// Top_1553B_APB
module Top_1553B_APB
(
  APB_CLK,
  APB_RESETn,
  APB_RDATA,
  APB_READY,
  APB_SLVERR,
  APB_STRB,
  APB_PROT, 
  APB_ADDR,
  APB_ENABLE,
  APB_WRITE,
  APB_WDATA,
  APB_SEL,
  rx0_1553,
  tx0_1553,
  tx0_en,
  rx1_1553,
  tx1_1553,
  tx1_en
);
Size: ~3500 cells after synthesis, ~120 I/O pins.
Settings: LEC_CHECK=0, ABC_AREA=0, CAP_MARGIN=20, CELL_PAD_IN_SITES_DETAIL_PLACEMENT=1, CELL_PAD_IN_SITES_GLOBAL_PLACEMENT=1, CORE_ASPECT_RATIO=1.47, CORE_MARGIN=10, CORE_UTILIZATION=48, CTS_CLUSTER_DIAMETER=332, GPL_ROUTABILITY_DRIVEN=0, GPL_TIMING_DRIVEN=0, MAX_ROUTING_LAYER=met5, MIN_ROUTING_LAYER=met1, SETUP_SLACK_MARGIN=-0.0, SLEW_MARGIN=40, TNS_END_PERCENT=75; clock period 4.39 ns.
run.sh (not shown) runs the stock make flow with config.mk's settings and CLKGATE_MAP_FILE=.
The starting point finished with timing, DRC and antenna clean.
Then changed:
ABC_AREA = default   (was 0)
CELL_PAD_IN_SITES_DETAIL_PLACEMENT = default   (was 1)
CELL_PAD_IN_SITES_GLOBAL_PLACEMENT = default   (was 1)
CORE_ASPECT_RATIO = default   (was 1.47)
CORE_MARGIN = 2   (was 10)
CORE_UTILIZATION = 40   (was 48)
CTS_CLUSTER_DIAMETER = default   (was 332)
GPL_ROUTABILITY_DRIVEN = default   (was 0)
GPL_TIMING_DRIVEN = default   (was 0)
MAX_ROUTING_LAYER = default   (was met5)
MIN_ROUTING_LAYER = default   (was met1)
SETUP_SLACK_MARGIN = 0.99   (was -0.0)
SLEW_MARGIN = 20   (was 40)
TNS_END_PERCENT = default   (was 75)
clock period = 4.19 ns   (was 4.39 ns; I/O delays follow)
- synthesized area does not change
- power came out higher by 5.5%
- worst setup slack gains 0.61 ns
- routed wire length came out lower by about 14%
- clock-buffer cell count came out higher by 28
Then changed:
CORE_UTILIZATION = 72   (was 40)
CTS_CLUSTER_SIZE = 17   (was default)
SETUP_SLACK_MARGIN = default   (was 0.99)
clock period = 2.34 ns   (was 4.19 ns; I/O delays follow)
With this change the flow finished but fails on setup timing; final cell count is lower by 13%; hold slack got worse by 0.15 ns; synthesized area does not change; cell area is higher by 4.3%; non-clock buffer count is higher by 270; synthesized cell count does not change; setup slack got worse by 1.4 ns; global-route usage is higher by 25 points; wire length is higher by 43%.
Then changed:
CORE_UTILIZATION = 64   (was 72)
CTS_CLUSTER_SIZE = default   (was 17)
clock period = 4.83 ns   (was 2.34 ns; I/O delays follow)
With this change the flow finished clean; critical path depth grows by 3; cell area shrinks by about 6%; clock power shrinks by 53%; total power shrinks by 53%; global-route usage shrinks by 15 points; synthesized cell count stays the same.
Then changed:
CORE_UTILIZATION = 72   (was 64)
CTS_CLUSTER_SIZE = 17   (was default)
SETUP_SLACK_MARGIN = -0.23   (was default)
clock period = 2.33 ns   (was 4.83 ns; I/O delays follow)
This time the run finished with setup timing left; wire length went up by 22%; worst setup slack is worse by 1.4 ns; combinational power went up to 2.8 times its value; count of clock-buffer cells in the layout went down by 4; power went up by about 110%; sequential share of layout area went down by 2.0 points; clock power went up by about 100%; maximum frequency went up by 41%.
Then changed:
CAP_MARGIN = 40   (was 20)
HOLD_SLACK_MARGIN = 0.29   (was default)
SETUP_SLACK_MARGIN = default   (was -0.23)
clock period = 2.34 ns   (was 2.33 ns; I/O delays follow)
The new run finished but fails on setup timing.
Design area rose by 4.3%.
Global-route usage rose by 4.8 points.
Via count rose by 12%.
Setup slack gets worse by 0.086 ns.
Total power rose by 3.8%.
Non-clock buffer count rose by 140.
Synthesized cell count does not change.
Worst hold slack gets better by 0.015 ns.
Cell count rose by 2.5%.
Routed wire length rose by 28%.

Starting RTL as in the previous note.
==> flow/design.v (excerpt) <==
module Top_1553B_APB
(
  APB_CLK,
  APB_RESETn,
  APB_RDATA,
  APB_READY,
  APB_SLVERR,
  APB_STRB,
  APB_PROT, 
  APB_ADDR,
  APB_ENABLE,
  APB_WRITE,
  APB_WDATA,
  APB_SEL,
  rx0_1553,
  tx0_1553,
  tx0_en,
  rx1_1553,
  tx1_1553,
  tx1_en
);
localparam DATAWIDTH = 32;
localparam APB_STRB_WIDTH = 8;
localparam REGSNUM = 8;
localparam REGS_ADDRWIDTH = 3;
input                               APB_CLK;
input                               APB_RESETn;
output [DATAWIDTH-1 : 0]            APB_RDATA;
output                              APB_READY;
output                              APB_SLVERR;
input  [APB_STRB_WIDTH-1 : 0]       APB_STRB;
input  [2 : 0]                      APB_PROT;
input  [DATAWIDTH-1 : 0]            APB_ADDR;
input                               APB_ENABLE;
input                               APB_WRITE;
input  [DATAWIDTH-1 : 0]            APB_WDATA;
input                               APB_SEL;
input     [1:0] rx0_1553;
output    [1:0] tx0_1553;
output    tx0_en;
input     [1:0] rx1_1553;
output    [1:0] tx1_1553;
output    tx1_en;
wire [DATAWIDTH*REGSNUM-1 : 0]    RegsDataOut;
wire [DATAWIDTH*REGSNUM-1 : 0]    RegsDataIn;
wire                              beWrdOut;
wire                              beReadOut;
wire [REGS_ADDRWIDTH-1 : 0]       RegsAddrOut;
APB_Slave_Interface#(
    .DATAWIDTH  (DATAWIDTH),
    .REGSNUM    (REGSNUM)
)APB_Inter_inst(
  ...
make LEC_CHECK=0 ABC_AREA=1 CAP_MARGIN=0 CELL_PAD_IN_SITES_DETAIL_PLACEMENT=0 CORE_MARGIN=2 CORE_UTILIZATION=72 CTS_CLUSTER_DIAMETER=346 CTS_CLUSTER_SIZE=15 GPL_ROUTABILITY_DRIVEN=0 GPL_TIMING_DRIVEN=1 HOLD_SLACK_MARGIN=0.29 MAX_ROUTING_LAYER=met5 MIN_ROUTING_LAYER=met1 PLACE_DENSITY=0.65 SETUP_SLACK_MARGIN=-0.0 SLEW_MARGIN=40 finish   # period 2.38 ns
The baseline reached the layout checks and failed them: negative setup slack.
Rerun with:
ABC_AREA = 0   (was 1)
CAP_MARGIN = 20   (was 0)
CTS_CLUSTER_DIAMETER = not set   (was 346)
CTS_CLUSTER_SIZE = 20   (was 15)
HOLD_SLACK_MARGIN = not set   (was 0.29)
PLACE_DENSITY = 0.38   (was 0.65)
SETUP_SLACK_MARGIN = -0.21   (was -0.0)
SLEW_MARGIN = 20   (was 40)
clock period = 2.33 ns   (was 2.38 ns; I/O delays follow)
The new run finished but failed the layout checks on negative setup slack.
Hold slack loses 0.0040 ns.
Critical path depth drops by 4.
Core utilization climbs by 2.2 points.
Rerun with:
CTS_CLUSTER_SIZE = 37   (was 20)
PLACE_DENSITY = 0.65   (was 0.38)
SETUP_SLACK_MARGIN = -0.02   (was -0.21)
clock period = 1.72 ns   (was 2.33 ns; I/O delays follow)
Now the flow aborted during global routing, error DPL-0033.
Die area stays the same.
Synthesized area stays the same.
Synthesized cell count does not change.
Rerun with:
ABC_AREA = 1   (was 0)
CAP_MARGIN = 0   (was 20)
CTS_CLUSTER_DIAMETER = 346   (was not set)
CTS_CLUSTER_SIZE = 15   (was 37)
SETUP_SLACK_MARGIN = -0.0   (was -0.02)
clock period = 2.38 ns   (was 1.72 ns; I/O delays follow)
The changed run reached the layout checks and failed them: negative setup slack.
Synthesized area went up by 4.5%.
Die size grows by 4.5%.
Synthesized cell count rose by 61%.
Rerun with:
ABC_AREA = not set   (was 1)
CAP_MARGIN = 20   (was 0)
CELL_PAD_IN_SITES_DETAIL_PLACEMENT = not set   (was 0)
CORE_UTILIZATION = 70   (was 72)
CTS_CLUSTER_DIAMETER = not set   (was 346)
GPL_ROUTABILITY_DRIVEN = not set   (was 0)
GPL_TIMING_DRIVEN = not set   (was 1)
MAX_ROUTING_LAYER = not set   (was met5)
MIN_ROUTING_LAYER = not set   (was met1)
PLACE_DENSITY = not set   (was 0.65)
SETUP_SLACK_MARGIN = not set   (was -0.0)
clock period = 2.35 ns   (was 2.38 ns; I/O delays follow)
What happened: The changed run completed, yet does not pass: negative setup slack; global-route usage rose by 0.86 points; wire length barely changes; total power barely changes; non-clock buffer count fell by 31; sequential share of layout area is about the same; via count fell by 22%; hold slack improves by 0.012 ns; clock-buffer cell count rose by 1; utilization rose by 1.3 points; synthesized cell count fell by about 38%; design area hardly moves.
Rerun with:
CORE_UTILIZATION = 40   (was 70)
CTS_CLUSTER_SIZE = not set   (was 15)
clock period = 4.19 ns   (was 2.35 ns; I/O delays follow)
Result:
- This time the run finished with timing, DRC and antenna clean
- non-clock buffer count went down by 234
- design area went down by 3.3%
- first-iteration DRC count went down by 41%
- clock-buffer cell count went up by 14
- register-to-register slack is better by 0.85 ns

Setup of nickel:
Starting RTL as in the previous note.
Settings: LEC_CHECK=0, CAP_MARGIN=20, CORE_MARGIN=2, CORE_UTILIZATION=71, CTS_CLUSTER_SIZE=46, PLACE_DENSITY_LB_ADDON=0.0, SETUP_SLACK_MARGIN=0.66, SLEW_MARGIN=20, TNS_END_PERCENT=70; clock period 2.33 ns.
Finished, but not clean: nickel, with setup timing.
The inputs of fjord differ from those of nickel as listed below.
Settings: CTS_CLUSTER_SIZE now 20, was 46; MIN_ROUTING_LAYER now met1, previously not set; PLACE_DENSITY_LB_ADDON now 0.03, was 0.0; CELL_PAD_IN_SITES_DETAIL_PLACEMENT now 0, previously not set; ABC_AREA now 0, previously not set; GPL_ROUTABILITY_DRIVEN now 0, previously not set; GPL_TIMING_DRIVEN now 1, previously not set; CORE_UTILIZATION now 72, was 71; MAX_ROUTING_LAYER now met5, previously not set; TNS_END_PERCENT no longer set, was 70; HOLD_SLACK_MARGIN now 0.29, previously not set.
## What came out
Flow for fjord halted at 4_1_cts, error code DPL-0033.
Going from nickel to fjord, async set or reset register ratio after synthesis has remained practically unchanged, post-DP HPWL closely matched the old numbers, die extent in x now sits lower.
Setup changes, fjord to delta
Settings: an added CTS_CLUSTER_DIAMETER of 380; a change of SETUP_SLACK_MARGIN from 0.66 to 0.68; a deleted HOLD_SLACK_MARGIN that had been 0.29.
Findings:
delta completed end to end; final checks failed (setup timing).
Any difference in synthesized area between fjord and delta is small enough to ignore.
Summary of delta over fjord: total cells reported by yosys after synthesis now sits at about the same level, half-perimeter wire length after detailed placement now sits higher, number of primary I/O pins now sits at about the same level, standard-cell row count now sits at about the same level, number of distinct standard cells referenced by the synthesized netlist now sits at about the same level.
Cell count after placement delta (delta -> fjord): insignificant
Re horizontal extent of the die: no difference whatsoever between delta and fjord.
As far as die size goes, delta and fjord are indistinguishable; the numbers are identical.
For willow, these inputs were changed with respect to delta:
Settings: a change of SETUP_SLACK_MARGIN from 0.68 to -0.0; a deleted CTS_CLUSTER_DIAMETER that had been 380; a deleted CTS_CLUSTER_SIZE that had been 20; a change of MIN_ROUTING_LAYER from met1 to met2; a change of CORE_UTILIZATION from 72 to 48; a change of ABC_AREA from 0 to 1; a change of the clock period (ns, I/O delays scaled along) from 2.33 to 2.86.
==> comparison <==
Across willow and delta, no clean finish was achieved. Diff delta -> willow: global-route met2 utilization fell by 22 points; maximum single-stage delay on the critical path was more or less identical; compound-gate portion of the synthesized area grew by 9.6 points; total vias in the final route now sits higher.

Top_1553B_APB again, from the RTL that the note above started with.
Settings: LEC_CHECK=0, ABC_AREA=1, CAP_MARGIN=0, CELL_PAD_IN_SITES_DETAIL_PLACEMENT=0, CORE_MARGIN=2, CORE_UTILIZATION=72, CTS_CLUSTER_DIAMETER=346, CTS_CLUSTER_SIZE=15, GPL_ROUTABILITY_DRIVEN=0, GPL_TIMING_DRIVEN=1, MAX_ROUTING_LAYER=met5, MIN_ROUTING_LAYER=met1, PLACE_DENSITY=0.65, SETUP_SLACK_MARGIN=-0.15, SLEW_MARGIN=20; clock period 2.33 ns.
The first run finished with negative setup slack left.
Next try:
CAP_MARGIN = 20   (was 0)
CELL_PAD_IN_SITES_DETAIL_PLACEMENT = not set   (was 0)
CTS_CLUSTER_DIAMETER = not set   (was 346)
CTS_CLUSTER_SIZE = not set   (was 15)
GPL_ROUTABILITY_DRIVEN = not set   (was 0)
GPL_TIMING_DRIVEN = not set   (was 1)
MAX_ROUTING_LAYER = not set   (was met5)
MIN_ROUTING_LAYER = not set   (was met1)
PLACE_DENSITY = not set   (was 0.65)
SETUP_SLACK_MARGIN = 0.29   (was -0.15)
The changed run completed and failed the layout checks on negative setup slack.
Critical path depth is higher by 1.
Sequential share of layout area is lower by 2.7 points.
Setup slack degrades by 180 ps.
Hold slack degrades by 210 ps.
Cell count is higher by 2.5%.
Core utilization is higher by 3.8 points.
Sequential power stays flat.
Cell area is higher by 4.6%.
Via count is higher by 6.3%.
Next try:
ABC_AREA = 0   (was 1)
CELL_PAD_IN_SITES_DETAIL_PLACEMENT = 0   (was not set)
CTS_CLUSTER_SIZE = 20   (was not set)
GPL_ROUTABILITY_DRIVEN = 0   (was not set)
GPL_TIMING_DRIVEN = 1   (was not set)
MAX_ROUTING_LAYER = met5   (was not set)
MIN_ROUTING_LAYER = met1   (was not set)
PLACE_DENSITY_LB_ADDON = 0.03   (was not set)
SETUP_SLACK_MARGIN = -0.0   (was 0.29)
=>
- The changed run completed and failed the layout checks on negative setup slack
- global-route usage came out higher by 2.2 points
- setup slack improves by 91 ps
- synthesized area came out lower by 4.3%
- fmax came out higher by 3.4%
- final area came out lower by 3.5%
- power came out lower by 8.2%
- utilization came out higher by 1.2 points
Next try:
ABC_AREA = not set   (was 0)
CELL_PAD_IN_SITES_DETAIL_PLACEMENT = not set   (was 0)
CTS_CLUSTER_SIZE = 17   (was 20)
GPL_ROUTABILITY_DRIVEN = not set   (was 0)
GPL_TIMING_DRIVEN = not set   (was 1)
MAX_ROUTING_LAYER = not set   (was met5)
MIN_ROUTING_LAYER = not set   (was met1)
PLACE_DENSITY_LB_ADDON = not set   (was 0.03)
SETUP_SLACK_MARGIN = 0.69   (was -0.0)
=>
- The new run stopped in global routing on ODB-0269
- die area is unchanged
- synthesized cell count does not change
- area after synthesis does not change
Next try:
CTS_CLUSTER_SIZE = not set   (was 17)
MAX_ROUTING_LAYER = met4   (was not set)
SETUP_SLACK_MARGIN = not set   (was 0.69)
clock period = 7.19 ns   (was 2.33 ns; I/O delays follow)
- This time the run finished clean
- die area stays the same
- synthesized cell count is unchanged
- synthesized area stays the same
Next try:
ABC_AREA = 1   (was not set)
CTS_CLUSTER_DIAMETER = 203   (was not set)
PLACE_DENSITY_LB_ADDON = 0.03   (was not set)
What happened:
- total power rose by 8.1%
- setup slack degrades by 230 ps
- die size is higher by 4.5%
- routed wire length rose by 4.8%
- utilization goes down by 1.4 points
- flip-flop count stays the same

Top_1553B_APB again, from the RTL that the note above started with.
Settings: LEC_CHECK=0, ABC_AREA=1, CAP_MARGIN=35, CELL_PAD_IN_SITES_DETAIL_PLACEMENT=0, CELL_PAD_IN_SITES_GLOBAL_PLACEMENT=1, CORE_ASPECT_RATIO=1.72, CORE_MARGIN=2, CORE_UTILIZATION=35, CTS_CLUSTER_DIAMETER=311, CTS_CLUSTER_SIZE=17, GPL_ROUTABILITY_DRIVEN=0, MAX_ROUTING_LAYER=met5, MIN_ROUTING_LAYER=met2, PLACE_DENSITY=0.49, SLEW_MARGIN=20, TNS_END_PERCENT=40; clock period 6.64 ns.
The first run produced a clean layout.
Edit:
Settings changed: ABC_AREA 1 to not set, CAP_MARGIN 35 to 20, CELL_PAD_IN_SITES_DETAIL_PLACEMENT 0 to not set, CELL_PAD_IN_SITES_GLOBAL_PLACEMENT 1 to not set, CORE_ASPECT_RATIO 1.72 to not set, CORE_UTILIZATION 35 to 57, CTS_CLUSTER_DIAMETER 311 to not set, CTS_CLUSTER_SIZE 17 to not set, GPL_ROUTABILITY_DRIVEN 0 to not set, MAX_ROUTING_LAYER met5 to not set, MIN_ROUTING_LAYER met2 to not set, PLACE_DENSITY 0.49 to not set, TNS_END_PERCENT 40 to not set.
Clock period 6.64 ns to 5.25 ns, I/O delays scaled along.
Routed wire length came out lower by 30%.
Area after synthesis came out lower by 4.3%.
Flip-flop count stays the same.
Power came out higher by 26%.
Setup slack degrades by 1300 ps.
Design area came out lower by 2.8%.
Global-route usage came out lower by 5.2 points.
Cell count came out lower by 36%.
Edit:
Settings changed: CORE_UTILIZATION 57 to 72, CTS_CLUSTER_SIZE set to 17, SETUP_SLACK_MARGIN set to 0.36.
Clock period 5.25 ns to 2.33 ns, I/O delays scaled along.
Result:
- With this change the flow ran to the end with violations: setup timing
- synthesized area is unchanged
- sequential share of layout area falls by 4.8 points
- wire length rises by 49%
- sequential power rises by 130%
- first-iteration DRC count rises to 2.7 times its value
- register-to-register slack degrades by 2000 ps
- final area rises by 8.0%
- worst hold slack degrades by 190 ps
Power figures rest on the tool's default switching activity, not on a simulated workload.
